==> inputs of 09-17 <==
// datapath
module datapath(output [6:0] display, days, output [3:0] segment, output am, pm, dblink, Sound, Vcc_out, input Next, Up, SetTime, SetAlarm, Snooze, Stop, Mute, Clr, Clk_sys);
	supply1 Vcc;
	supply0 Gnd;
	assign Vcc_out = Vcc;
	wire Clk, tick;
	assign Clk = Clk_sys;
	frequency_converter conv (tick, Clk_sys, Clr);
	wire [6:0] hours1, hours0, mins1, mins0;
	wire LD_DAY_TIME, LD_O_F, SS0, INCR, UPC, Clear, SS1, Load, Clear_St, Load_SS;
	wire Count, SetDay, AlarmSet;
	control_unit_1 cu1(LD_DAY_TIME, LD_O_F, SS0, INCR, UPC, Clear, SS1, Load, Clear_St, Load_SS, Next, SetTime, Up, SetAlarm, Count, SetDay, AlarmSet, Clk, Clr, tick);
	wire EN_SNZ, EN_STOP;
	wire C0, CS0, AA;
	control_unit_2 cu2(EN_SNZ, EN_STOP, Sound, C0, CS0, AA, Snooze, Stop, Mute, Clk, Clr, tick);
	wire [1:0] CW1, CW, S;
	wire LD_R, LD_CT, LD_TIME, TOF, ID, IH, IM;
	circuit cir (CW1, CW, S, AlarmSet, SetDay, CS0, C0, LD_R, LD_CT, LD_TIME, Count, TOF, ID, IH, IM, Load, Clear, UPC, SS0, SS1, Load_SS, INCR, EN_SNZ, EN_STOP, Clk, tick, Clr);
	wire [12:0] Q_r0, Q_r1, Q_r2, Q_r3, Q_r4, Q_r5, Q_r6;
	wire [15:0] STO;
	registers_module reg_module (Q_r6, Q_r5, Q_r4, Q_r3, Q_r2, Q_r1, Q_r0, STO[14:12], {STO[15], STO[11:0]}, Clear, Clk, LD_R, tick, Clr);	
	wire [14:0] CTO;
	comparators_module comp_module (AA, CTO[14:12], {1'b1,CTO[11:0]} , Q_r6, Q_r5, Q_r4, Q_r3, Q_r2, Q_r1, Q_r0);
	current_time_module ct_module (CTO, STO[14:0], LD_CT, Clear, Clk, Vcc, tick, Clr);	
	supply1 EN_ST;
  ...
Settings: LEC_CHECK=0, ABC_AREA=1, CAP_MARGIN=40, CORE_MARGIN=2, CORE_UTILIZATION=64, CTS_CLUSTER_SIZE=13, MAX_ROUTING_LAYER=met4, PLACE_DENSITY=0.47, SLEW_MARGIN=20, TNS_END_PERCENT=5; clock period 8.24 ns.
run.sh (not shown) runs the stock make flow with config.mk's settings and CLKGATE_MAP_FILE=.
==> 12-09 (differences from 09-17) <==
- ABC_AREA: 1 -> default
- CAP_MARGIN: 40 -> 20
- CORE_UTILIZATION: 64 -> 66
- CTS_CLUSTER_SIZE: 13 -> 28
- MAX_ROUTING_LAYER: met4 -> default
- PLACE_DENSITY: 0.47 -> default
- TNS_END_PERCENT: 5 -> default
==> flow/constraint.sdc (replaced) <==
create_clock -name core_clock -period 10.1 [get_ports {Clk_sys}]
set_input_delay 2.0200 -clock core_clock [delete_from_list [all_inputs] [get_ports {Clk_sys}]]
set_output_delay 2.0200 -clock core_clock [all_outputs]
set_load 0.01 [all_outputs]
==> 11-22 (differences from 09-17) <==
- ABC_AREA: 1 -> default
- CORE_UTILIZATION: 64 -> 72
- CTS_CLUSTER_SIZE: 13 -> 19
- MAX_ROUTING_LAYER: met4 -> default
- PLACE_DENSITY: 0.47 -> default
- PLACE_DENSITY_LB_ADDON: default -> 0.28
- SETUP_SLACK_MARGIN: default -> 0.51
- TNS_END_PERCENT: 5 -> default
==> flow/constraint.sdc (replaced) <==
create_clock -name core_clock -period 4.68 [get_ports {Clk_sys}]
set_input_delay 0.9360 -clock core_clock [delete_from_list [all_inputs] [get_ports {Clk_sys}]]
set_output_delay 0.9360 -clock core_clock [all_outputs]
set_load 0.01 [all_outputs]
==> 06-04 (differences from 09-17) <==
- ABC_AREA: 1 -> default
- CORE_UTILIZATION: 64 -> 72
- CTS_CLUSTER_SIZE: 13 -> 19
- MAX_ROUTING_LAYER: met4 -> default
- PLACE_DENSITY: 0.47 -> default
- PLACE_DENSITY_LB_ADDON: default -> 0.28
- SETUP_SLACK_MARGIN: default -> 0.55
- TNS_END_PERCENT: 5 -> default
==> flow/constraint.sdc (replaced) <==
create_clock -name core_clock -period 4.68 [get_ports {Clk_sys}]
set_input_delay 0.9360 -clock core_clock [delete_from_list [all_inputs] [get_ports {Clk_sys}]]
set_output_delay 0.9360 -clock core_clock [all_outputs]
set_load 0.01 [all_outputs]
==> results <==
| quantity | 12-09 | 09-17 | 06-04 | 11-22 |
|---|---|---|---|---|
| Run status | finished clean | finished clean | finished clean | finished clean |
| Portion of netlist area occupied by mux cells | 16.9% | 0% | 16.9% | 16.9% |
| Fraction of the cycle the final worst path needs | 65.6% | 62.1% | 88.8% | 90.5% |
| Count of mapped cells out of synthesis | 1531 | 2003 | 1531 | 1531 |
| Number of buffers created by CTS | 25 | 26 | 25 | 25 |
| Number of antenna violations at the first check in global routing | 0 | 0 | 1 | 1 |
| Buffers plus inverters on the worst setup path | 1 | 5 | 1 | 1 |
| Area of all sequential standard cells | 0.00553 mm2 | 0.00553 mm2 | 0.00554 mm2 | 0.00554 mm2 |
| DR pass1 iterations | 6 | 6 | 7 | 5 |
| Setup ws final | 3.48 ns | 3.12 ns | 0.526 ns | 0.445 ns |
| Net count reported at finish | 1531 | 2047 | 1562 | 1565 |
| Register-to-register path setup slack | 6.15 ns | 4.35 ns | 1.33 ns | 1.30 ns |
| Pre-CTS setup slack | 4.09 ns | 3.71 ns | 0.464 ns | 0.464 ns |
| Total design power | 3.30 mW | 4.54 mW | 7.49 mW | 7.49 mW |
| Part of the power in the clock network | 26.1% | 28.3% | 26.6% | 26.6% |
| Clock distribution area overhead in the final layout | 4.97% | 6.02% | 5.41% | 5.40% |
| Number of cells in the design after placement | 1735 | 2255 | 1749 | 1749 |

---

==> build 63 <==
Starting RTL as in the previous note.
export LEC_CHECK = 0
export CAP_MARGIN = 0
export CORE_MARGIN = 2
export CORE_UTILIZATION = 72
export CTS_CLUSTER_DIAMETER = 39
export CTS_CLUSTER_SIZE = 40
export HOLD_SLACK_MARGIN = 0.29
export MAX_ROUTING_LAYER = met4
export PLACE_DENSITY = 0.64
export SETUP_SLACK_MARGIN = 3.3
export SLEW_MARGIN = 20
create_clock -name core_clock -period 11.4 [get_ports {Clk_sys}]
==> inputs of trial 20, as changes to build 63 <==
CTS_CLUSTER_SIZE = unset   (was 40)
HOLD_SLACK_MARGIN = unset   (was 0.29)
PLACE_DENSITY = unset   (was 0.64)
PLACE_DENSITY_LB_ADDON = 0.02   (was unset)
==> flow/constraint.sdc (replaced) <==
create_clock -name core_clock -period 11.2 [get_ports {Clk_sys}]
set_input_delay 2.2400 -clock core_clock [delete_from_list [all_inputs] [get_ports {Clk_sys}]]
set_output_delay 2.2400 -clock core_clock [all_outputs]
set_load 0.01 [all_outputs]
==> inputs of trial 40, as changes to build 63 <==
CORE_ASPECT_RATIO = 0.9   (was unset)
CTS_CLUSTER_DIAMETER = 192   (was 39)
CTS_CLUSTER_SIZE = 19   (was 40)
HOLD_SLACK_MARGIN = unset   (was 0.29)
PLACE_DENSITY = 0.35   (was 0.64)
SETUP_SLACK_MARGIN = 1.2   (was 3.3)
TNS_END_PERCENT = 5   (was unset)
==> flow/constraint.sdc (replaced) <==
create_clock -name core_clock -period 4.68 [get_ports {Clk_sys}]
set_input_delay 0.9360 -clock core_clock [delete_from_list [all_inputs] [get_ports {Clk_sys}]]
set_output_delay 0.9360 -clock core_clock [all_outputs]
set_load 0.01 [all_outputs]
==> results <==
metric	trial 40	build 63	trial 20
# fillers	1265	1228	1201
Maximum number of pins on one net before global-route repair	118	81	91
Total via count after detailed routing	11964	11909	12099
Relative contribution of combinational cells to total power	42.3%	34.3%	33.0%
Leakage	7.10 nW	7.20 nW	7.28 nW
Area enclosed by the die boundary	20800 um2	20800 um2	20800 um2
Clk pwr share	18.8%	30.9%	33.6%
Wire length per cell after detailed routing	20.9 um	20.8 um	20.9 um
Internal cell power	0.00387 W	0.00189 W	0.00204 W
Antenna Diode Count	0	0	1
Run status	no timing/DRC/antenna violations	no timing/DRC/antenna violations	no timing/DRC/antenna violations
Die width	152 um	144 um	144 um
Termination of the worst setup path	display[3]	display[3]	display[6]
Required arrival time at the worst endpoint	3740 ps	9120 ps	8960 ps
Number of antenna violations at the first check in global routing	0	0	1
Logic share of the area	53.3%	51.5%	50.9%
Initial cell density of the core	73.5%	73.1%	73.1%
Post-route fraction of the period consumed by the critical path	87.0%	59.5%	60.1%
Htree depth	1	1	2
Die Y-Extent	137 um	144 um	144 um
Number of warnings in the stage logs	53	48	46
Setup repair after global routing missed its margin	yes	no	no

---

==> wip/pepper <==
Starting RTL as in the previous note.
clock: 4.68 ns
lec_check: 0
cap_margin: 20
core_margin: 2
core_utilization: 70
cts_cluster_diameter: 366
cts_cluster_size: 28
place_density_lb_addon: 0.0
setup_slack_margin: 1.35
slew_margin: 20
==> wip/cedar: changes against wip/pepper <==
CAP_MARGIN = 0   (was 20)
CORE_UTILIZATION = 72   (was 70)
CTS_CLUSTER_DIAMETER = unset   (was 366)
CTS_CLUSTER_SIZE = 19   (was 28)
PLACE_DENSITY_LB_ADDON = 0.28   (was 0.0)
SETUP_SLACK_MARGIN = 1.13   (was 1.35)
==> wip/fjord: changes against wip/pepper <==
CORE_UTILIZATION = 58   (was 70)
CTS_CLUSTER_DIAMETER = unset   (was 366)
CTS_CLUSTER_SIZE = unset   (was 28)
PLACE_DENSITY_LB_ADDON = unset   (was 0.0)
SETUP_SLACK_MARGIN = unset   (was 1.35)
==> flow/constraint.sdc (replaced) <==
create_clock -name core_clock -period 8.42 [get_ports {Clk_sys}]
set_input_delay 1.6840 -clock core_clock [delete_from_list [all_inputs] [get_ports {Clk_sys}]]
set_output_delay 1.6840 -clock core_clock [all_outputs]
set_load 0.01 [all_outputs]
==> notes <==
- The lowest register-to-register slack belongs to wip/cedar, the highest to wip/fjord.
- Die size: wip/cedar < wip/pepper < wip/fjord.
- The highest sequential power belongs to wip/cedar, the lowest to wip/fjord.
- Against wip/cedar, the clock skew of wip/pepper is higher by 8.4 ps.
- Non-clock buffer count, highest first: wip/pepper, wip/cedar, wip/fjord.
- Worst hold slack, highest first: wip/pepper, wip/fjord, wip/cedar.
- Wire length, highest first: wip/cedar, wip/pepper, wip/fjord.
- Cell area, lowest first: wip/pepper, wip/fjord, wip/cedar.
- The lowest combinational power belongs to wip/fjord, the highest to wip/pepper.

---

==> run Z: inputs <==
Starting RTL as in the previous note.
==> flow/config.mk <==
export PLATFORM = sky130hd
export DESIGN_NAME = datapath
export DESIGN_NICKNAME = datapath
export VERILOG_FILES = /design/flow/design.v
export SDC_FILE = /design/flow/constraint.sdc
export NUM_CORES = 4
export LEC_CHECK = 0
export CAP_MARGIN = 5
export CORE_MARGIN = 2
export CORE_UTILIZATION = 40
export CTS_CLUSTER_DIAMETER = 291
export HOLD_SLACK_MARGIN = 0.24
export PLACE_DENSITY_LB_ADDON = 0.02
export SLEW_MARGIN = 20
export TNS_END_PERCENT = 70
==> flow/constraint.sdc <==
create_clock -name core_clock -period 20.0 [get_ports {Clk_sys}]
set_input_delay 4.0000 -clock core_clock [delete_from_list [all_inputs] [get_ports {Clk_sys}]]
set_output_delay 4.0000 -clock core_clock [all_outputs]
set_load 0.01 [all_outputs]
==> run B: changes against run Z <==
==> flow/config.mk (replaced) <==
export PLATFORM = sky130hd
export DESIGN_NAME = datapath
export DESIGN_NICKNAME = datapath
export VERILOG_FILES = /design/flow/design.v
export SDC_FILE = /design/flow/constraint.sdc
export NUM_CORES = 4
export LEC_CHECK = 0
export CAP_MARGIN = 20
export CORE_MARGIN = 2
export CORE_UTILIZATION = 40
export SETUP_SLACK_MARGIN = 2.18
export SLEW_MARGIN = 20
==> flow/constraint.sdc (replaced) <==
create_clock -name core_clock -period 8.42 [get_ports {Clk_sys}]
set_input_delay 1.6840 -clock core_clock [delete_from_list [all_inputs] [get_ports {Clk_sys}]]
set_output_delay 1.6840 -clock core_clock [all_outputs]
set_load 0.01 [all_outputs]
==> run R: changes against run Z <==
==> flow/config.mk (replaced) <==
export PLATFORM = sky130hd
export DESIGN_NAME = datapath
export DESIGN_NICKNAME = datapath
export VERILOG_FILES = /design/flow/design.v
export SDC_FILE = /design/flow/constraint.sdc
export NUM_CORES = 4
export LEC_CHECK = 0
export CAP_MARGIN = 40
export CORE_MARGIN = 2
export CORE_UTILIZATION = 72
export CTS_CLUSTER_DIAMETER = 192
export CTS_CLUSTER_SIZE = 19
export PLACE_DENSITY_LB_ADDON = 0.01
export SETUP_SLACK_MARGIN = 1.2
export SLEW_MARGIN = 20
==> flow/constraint.sdc (replaced) <==
create_clock -name core_clock -period 4.68 [get_ports {Clk_sys}]
set_input_delay 0.9360 -clock core_clock [delete_from_list [all_inputs] [get_ports {Clk_sys}]]
set_output_delay 0.9360 -clock core_clock [all_outputs]
set_load 0.01 [all_outputs]
==> run Y: changes against run Z <==
==> flow/config.mk (replaced) <==
export PLATFORM = sky130hd
export DESIGN_NAME = datapath
export DESIGN_NICKNAME = datapath
export VERILOG_FILES = /design/flow/design.v
export SDC_FILE = /design/flow/constraint.sdc
export NUM_CORES = 4
export LEC_CHECK = 0
export CAP_MARGIN = 35
export CORE_MARGIN = 2
export CORE_UTILIZATION = 72
export CTS_CLUSTER_DIAMETER = 39
export PLACE_DENSITY = 0.64
export SETUP_SLACK_MARGIN = 0.13
export SLEW_MARGIN = 20
==> flow/constraint.sdc (replaced) <==
create_clock -name core_clock -period 10.6 [get_ports {Clk_sys}]
set_input_delay 2.1200 -clock core_clock [delete_from_list [all_inputs] [get_ports {Clk_sys}]]
set_output_delay 2.1200 -clock core_clock [all_outputs]
set_load 0.01 [all_outputs]
==> results <==
Die area is the same in run Y and run R. Of run B and run Y, run Y has the higher count of clock-buffer cells in the layout (gap 3). In run R the sequential power is higher than in run B, by about 80%. Against run Y, the global-route usage of run R is lower by 1.1 points. Cell count: run R < run Y < run B < run Z. Final area: run B is larger than run R (about 0.25%). In run Y the worst hold slack is higher than in run Z, by 14 ps.
==> figures <==
metric                                                       run R           run B           run Y           run Z
Outcome                                             finished clean  finished clean  finished clean  finished clean
Share of cell area taken by flip-flops and latches          35.79%          35.68%          35.16%          35.28%
Slew Limit Headroom                                         39.97%          26.39%          36.11%          25.13%
Die Ht                                                    144.1 um        192.0 um        144.1 um        192.0 um
RSZ-0062 raised after global routing                           yes              no              no              no
WHS                                                       481.2 ps        480.3 ps        482.3 ps        468.5 ps
Final-stage net count                                         1566            1532            1551            1539
Cell Count, Final, Fillers Out                                1791            1960            1798            1974
Worst path setup slack after routing                      449.0 ps         2413 ps         3960 ps        11610 ps
Combinational gate area                              0.008197 mm^2   0.007976 mm^2   0.007975 mm^2   0.007981 mm^2
Arrival time worst endpoint                                3300 ps         4320 ps         4520 ps         4390 ps
PwrDens                                              443.5 mW/mm^2   259.3 mW/mm^2   221.1 mW/mm^2   113.4 mW/mm^2
CTS HTree Levels                                                 1               1               2               1
WL met3                                                    2815 um         1795 um         3205 um         1701 um
Internal power of the cells                               3.943 mW        2.406 mW        2.118 mW        1.066 mW

---

==> inputs of build 35 <==
datapath again, from the RTL that the note above started with.
export LEC_CHECK = 0
export CAP_MARGIN = 5
export CELL_PAD_IN_SITES_DETAIL_PLACEMENT = 1
export CELL_PAD_IN_SITES_GLOBAL_PLACEMENT = 3
export CORE_ASPECT_RATIO = 1.43
export CORE_MARGIN = 8
export CORE_UTILIZATION = 61
export CTS_CLUSTER_DIAMETER = 349
export HOLD_SLACK_MARGIN = 0.24
export MAX_ROUTING_LAYER = met4
export PLACE_DENSITY_LB_ADDON = 0.02
export SLEW_MARGIN = 30
export TNS_END_PERCENT = 70
create_clock -name core_clock -period 11.9 [get_ports {Clk_sys}]
==> build 76: changes against build 35 <==
CAP_MARGIN = 15   (was 5)
CELL_PAD_IN_SITES_DETAIL_PLACEMENT = unset   (was 1)
CELL_PAD_IN_SITES_GLOBAL_PLACEMENT = unset   (was 3)
CORE_ASPECT_RATIO = unset   (was 1.43)
CORE_MARGIN = 2   (was 8)
CORE_UTILIZATION = 72   (was 61)
CTS_CLUSTER_DIAMETER = unset   (was 349)
HOLD_SLACK_MARGIN = unset   (was 0.24)
MAX_ROUTING_LAYER = unset   (was met4)
PLACE_DENSITY_LB_ADDON = 0.0   (was 0.02)
SETUP_SLACK_MARGIN = 1.37   (was unset)
SLEW_MARGIN = 20   (was 30)
TNS_END_PERCENT = unset   (was 70)
==> flow/constraint.sdc (replaced) <==
create_clock -name core_clock -period 4.68 [get_ports {Clk_sys}]
set_input_delay 0.9360 -clock core_clock [delete_from_list [all_inputs] [get_ports {Clk_sys}]]
set_output_delay 0.9360 -clock core_clock [all_outputs]
set_load 0.01 [all_outputs]
==> trial 34: changes against build 35 <==
ABC_AREA = 1   (was unset)
CAP_MARGIN = 20   (was 5)
CELL_PAD_IN_SITES_DETAIL_PLACEMENT = unset   (was 1)
CELL_PAD_IN_SITES_GLOBAL_PLACEMENT = unset   (was 3)
CORE_ASPECT_RATIO = unset   (was 1.43)
CORE_MARGIN = 10   (was 8)
CORE_UTILIZATION = 71   (was 61)
CTS_CLUSTER_DIAMETER = unset   (was 349)
CTS_CLUSTER_SIZE = 13   (was unset)
HOLD_SLACK_MARGIN = unset   (was 0.24)
MAX_ROUTING_LAYER = unset   (was met4)
PLACE_DENSITY_LB_ADDON = unset   (was 0.02)
SETUP_SLACK_MARGIN = 2.17   (was unset)
SLEW_MARGIN = 15   (was 30)
TNS_END_PERCENT = unset   (was 70)
==> flow/constraint.sdc (replaced) <==
create_clock -name core_clock -period 14.8 [get_ports {Clk_sys}]
set_input_delay 2.9600 -clock core_clock [delete_from_list [all_inputs] [get_ports {Clk_sys}]]
set_output_delay 2.9600 -clock core_clock [all_outputs]
set_load 0.01 [all_outputs]
==> qor summary <==
                                                                                       build 35    build 76    trial 34
OpenROAD warning count                                                                        -          51          48
Number of antenna violations at the first check in global routing                             -           0           0
Overall die height                                                                       198 um    144.1 um    162.7 um
Final non-clock buffer share                                                                  -      5.458%      2.490%
Yosys stat area                                                                      14,130 um2  14,130 um2  14,450 um2
Wire length of the first global-routing pass                                                  -   62,250 um   67,210 um
Data required time of the critical path                                                       -     3.74 ns    11.84 ns
Highest metal used                                                                            -        met4        met4
Result of the run                                                        stopped before the end  no timing/DRC/antenna violations  no timing/DRC/antenna violations
Failing step                                                       global placement without I/O           -           -
Die outline area                                                                     28,370 um2  20,760 um2  26,460 um2
Hold Violations, Final                                                                        -           0           0
Routability-driven placement congestion ratio                                                 -      0.9161      0.9507
Switching part of the total power                                                             -      41.54%      42.64%
Unrepaired setup endpoints after global routing                                               -        true       false
Layout inverter count without the clock tree                                                  -          41         234
Final #Nets                                                                                   -       1,578       2,038
Critical path depth in cells                                                                  -          13          14
Simple-gate area share of the yosys netlist                                              19.35%      19.35%      29.31%
Floorplan net count                                                                       1,574       1,574       2,046
Setup slack after placement                                                                   -   0.5329 ns    8.451 ns
Final total power                                                                             -    7.519 mW    2.461 mW
Standard cell core area                                                              22,790 um2  19,330 um2  20,100 um2
Reg2reg path depth                                                                            -           8          13
Switching power                                                                               -    3.123 mW    1.050 mW
VDD IR-drop max                                                                               -   0.3434 mV   0.1114 mV
Power figures rest on the tool's default switching activity, not on a simulated workload.
